==> flow/design.v (excerpt) <==
module lcd_top(
  input clk,
  input rst,
  input PS2_CLK,
  input PS2_DATA,
  output [7:4] DB,
  output LCD_E,
  output LCD_RS,
  output LCD_RW,
  output [7:0] LED
  );
  wire busy;
  wire cmd;
  wire en;
  wire [7:0] data;
  snaptest LD1 (
    .clk(clk),
    .rst(rst),
    .busy(busy),
	 .PS2_CLK(PS2_CLK),
	 .PS2_DATA(PS2_DATA),
    .cmd(cmd),
    .en(en),
    .data(data),
	 .LED(LED)
    );
  lcd_controller LC1 (
    .clk(clk),
    .rst(rst),
    .en(en),
    .cmd(cmd),
    .data(data),
    .DB(DB),
    .LCD_E(LCD_E),
    .LCD_RS(LCD_RS),
    .LCD_RW(LCD_RW),
    .busy(busy)
    );
endmodule
Settings: LEC_CHECK=0, ABC_AREA=1, CAP_MARGIN=0, CORE_MARGIN=2, CORE_UTILIZATION=72, CTS_CLUSTER_DIAMETER=271, GPL_TIMING_DRIVEN=1, PLACE_DENSITY_LB_ADDON=0.03, SETUP_SLACK_MARGIN=5.0, SLEW_MARGIN=20; clock period 7.52 ns.
run.sh (not shown) runs the stock make flow with config.mk's settings and CLKGATE_MAP_FILE=.
The first run failed in global routing on GRT-0232.
Then changed:
Settings changed: CAP_MARGIN 0 to 20, CTS_CLUSTER_DIAMETER 271 to unset, GPL_TIMING_DRIVEN 1 to unset, PLACE_DENSITY_LB_ADDON 0.03 to unset, SETUP_SLACK_MARGIN 5.0 to unset.
Clock period 7.52 ns to 9.36 ns, I/O delays scaled along.
After rerunning: Now the flow completed without violations; area after synthesis does not change; die size stays the same; synthesized cell count stays the same.
Then changed:
Settings changed: SETUP_SLACK_MARGIN set to 1.92.
Clock period 9.36 ns to 8.19 ns, I/O delays scaled along.
After rerunning: The new run ran to the end with violations: max-capacitance violations, max-slew violations, negative setup slack; total power rises by 20%; count of clock-buffer cells in the layout rises by 4; area after synthesis stays the same; first-iteration DRC count rises by 120%; wire length rises by 44%.

---

v50:
Starting RTL as in the previous note.
## lcd_top
module lcd_top(
  input clk,
  input rst,
  input PS2_CLK,
  input PS2_DATA,
  output [7:4] DB,
  output LCD_E,
  output LCD_RS,
  output LCD_RW,
  output [7:0] LED
  );
clock: 8.19 ns
lec_check: 0
abc_area: 1
cap_margin: 20
core_margin: 2
core_utilization: 72
cts_cluster_diameter: 387
cts_cluster_size: 11
hold_slack_margin: 0.3
place_density_lb_addon: 0.08
setup_slack_margin: 1.9
slew_margin: 40
#### Input delta (v12 over v50)
- swapping 1.9 for 2.35 in SETUP_SLACK_MARGIN
- swapping 0.08 for 0.0 in PLACE_DENSITY_LB_ADDON
- putting CORE_ASPECT_RATIO at 0.71 where nothing was set
- swapping 40 for 20 in SLEW_MARGIN
- clearing HOLD_SLACK_MARGIN, which used to be 0.3
- swapping 72 for 70 in CORE_UTILIZATION
- clearing CTS_CLUSTER_DIAMETER, which used to be 387
- clearing ABC_AREA, which used to be 1
- swapping 11 for 26 in CTS_CLUSTER_SIZE
Notes after the runs:
v12: all stages complete, timing, DRC and antenna checks passed
In v12 the average size of a mapped cell turned out about 40% higher than in v50.
Relative to v50, v12 improves tightest slew margin relative to the limit.
In v12 relative to v50, design area had gone down by a few percent.
Against v50, global-route wire length before repair in v12 came out better.
Changes observed in v12 relative to v50: synthesized area decreased by about 6% relative to the old numbers, number of tap cells inserted increased by about 2.6% relative to the old numbers, internal power of the cells increased by about 0.66% relative to the old numbers, relative area change from synthesis to final layout increased by 4.1 points relative to the old numbers.
For v31, these inputs were changed with respect to v12:
- ABC_AREA newly set to 1
- CORE_UTILIZATION changed from 70 to 72
- SETUP_SLACK_MARGIN changed from 2.35 to 2.02
- GPL_TIMING_DRIVEN newly set to 1
- CTS_CLUSTER_SIZE changed from 26 to 17
- CTS_CLUSTER_DIAMETER newly set to 329
- CORE_ASPECT_RATIO changed from 0.71 to 1.74
- HOLD_SLACK_MARGIN newly set to 0.29
- PLACE_DENSITY_LB_ADDON changed from 0.0 to 0.03
## What came out
- Every run in the comparison, v12 and v31, completed the flow with a clean layout.
- Maximum vdd ir drop came out lower on v31 than on v12.
- On v31: estimated wirelength of the detail-placed design is 8400 um higher than what v12 gave.
- Of v12 and v31, the run reporting the higher actual slew at the worst max-slew pin was v31.
- Delta (v31 minus v12): count of inserted tapcells has decreased, met3 track demand over resource in global routing has increased, area overhead of the layout relative to synthesis has decreased, first-pass GRT wire length has increased, clock power has decreased.
- Sequential share of layout area down 0.77 points in v31 wrt v12
For v29, these inputs were changed with respect to v31:
- swapping 17 for 15 in CTS_CLUSTER_SIZE
- clearing CORE_ASPECT_RATIO, which used to be 1.74
- clearing HOLD_SLACK_MARGIN, which used to be 0.29
### Flow results
| overall power consumption | v29 vs v31 | about 2.6% higher |. Of v29 and v31, the run reporting the higher number of buffers added by the clock tree synthesis step was v29. Delta(core occupancy in the finished layout, v29 - v31) > 0. [compare] base=v31 new=v29: count of nets after finishing did not really move, combined area of the multi-input logic cells comparable, met3 routing resource usage after global routing has decreased, worst-case headroom to the max-slew limit now sits lower. Compared with v31, v29 shows maximum fanout along the worst path lower by 2. Re global router's overall resource usage: v29 is 5.2 points down on v31. Layout checks on v29: not met. Flow itself completed; violations: max-capacitance violations, max-slew violations. On worst hold slack, v29 does worse than v31.

---

Starting RTL as in the previous note.
Design lcd_top, start of the top module:
module lcd_top(
  input clk,
  input rst,
  input PS2_CLK,
  input PS2_DATA,
  output [7:4] DB,
  output LCD_E,
  output LCD_RS,
  output LCD_RW,
  output [7:0] LED
  );
make LEC_CHECK=0 ABC_AREA=1 CAP_MARGIN=0 CELL_PAD_IN_SITES_GLOBAL_PLACEMENT=1 CORE_ASPECT_RATIO=1.12 CORE_MARGIN=2 CORE_UTILIZATION=72 GPL_ROUTABILITY_DRIVEN=1 GPL_TIMING_DRIVEN=0 MAX_ROUTING_LAYER=met4 PLACE_DENSITY_LB_ADDON=0.11 SETUP_SLACK_MARGIN=0.92 SLEW_MARGIN=20 finish   # period 8.38 ns
The first run did not get past global placement without I/O.
==> next run, changes <==
ABC_AREA = not set   (was 1)
CAP_MARGIN = 20   (was 0)
CELL_PAD_IN_SITES_GLOBAL_PLACEMENT = not set   (was 1)
CORE_ASPECT_RATIO = not set   (was 1.12)
CORE_UTILIZATION = 45   (was 72)
GPL_ROUTABILITY_DRIVEN = not set   (was 1)
GPL_TIMING_DRIVEN = not set   (was 0)
MAX_ROUTING_LAYER = not set   (was met4)
PLACE_DENSITY_LB_ADDON = not set   (was 0.11)
SETUP_SLACK_MARGIN = not set   (was 0.92)
clock period = 14.7 ns   (was 8.38 ns; I/O delays follow)
Effect: The changed run ran to the end with no violations; die area grows by 50%; synthesized cell count shrinks by 33%; area after synthesis shrinks by 5.8%.
==> next run, changes <==
CORE_UTILIZATION = 40   (was 45)
What happened: The new run finished clean. Area after synthesis is unchanged. Routed wire length grows by 4.8%. Design area is about the same. Total power shrinks by 3.5%. Register-to-register slack gets worse by 90 ps. First-iteration DRC count grows by 11%. Combinational power is about the same. Global-route usage shrinks by 1.3 points. Final cell count grows by 3.3%. Worst hold slack gets worse by 3.2 ps.
==> next run, changes <==
CORE_UTILIZATION = 50   (was 40)
CTS_CLUSTER_SIZE = 92   (was not set)
clock period = 12.1 ns   (was 14.7 ns; I/O delays follow)
Outcome:
- The new run ran to the end with no violations
- setup slack degrades by 1200 ps
- flip-flop count does not change
- clock-buffer cell count rises by 4
- power increases by about 23%
- final area is lower by 0.35%
- synthesized cell count stays the same
- clock power is higher by about 25%
- non-clock buffer count rises by 5
- die size came out lower by 20%
- register-to-register slack got worse by 1200 ps
==> next run, changes <==
CORE_UTILIZATION = 70   (was 50)
CTS_CLUSTER_SIZE = not set   (was 92)
PLACE_DENSITY_LB_ADDON = 0.01   (was not set)
SETUP_SLACK_MARGIN = 2.35   (was not set)
clock period = 8.19 ns   (was 12.1 ns; I/O delays follow)
What happened: Wire length went up by about 50%; total power went up by about 50%; global-route usage went up by 19 points; critical path depth climbs by 2; synthesized area is unchanged; design area came out higher by 8.8%; die size is lower by 28%; cell count fell by 2.3%; sequential cell count stays the same; synthesized cell count is unchanged; worst setup slack degrades by 1400 ps.
==> next run, changes <==
CORE_ASPECT_RATIO = 0.71   (was not set)
CTS_CLUSTER_SIZE = 26   (was not set)
HOLD_SLACK_MARGIN = 0.29   (was not set)
PLACE_DENSITY_LB_ADDON = 0.0   (was 0.01)
SETUP_SLACK_MARGIN = 2.03   (was 2.35)
Outcome:
- setup slack is better by 340 ps
- via count went down by a few percent
- combinational power went down by roughly a tenth
- routed wire length went down by about a fifth
- hold slack is better by 6.1 ps
- count of clock-buffer cells in the layout went down by 15
- die size hardly moves
- cell count went down by a few percent
No activity file was given, so power comes from the tool's default toggle rates.
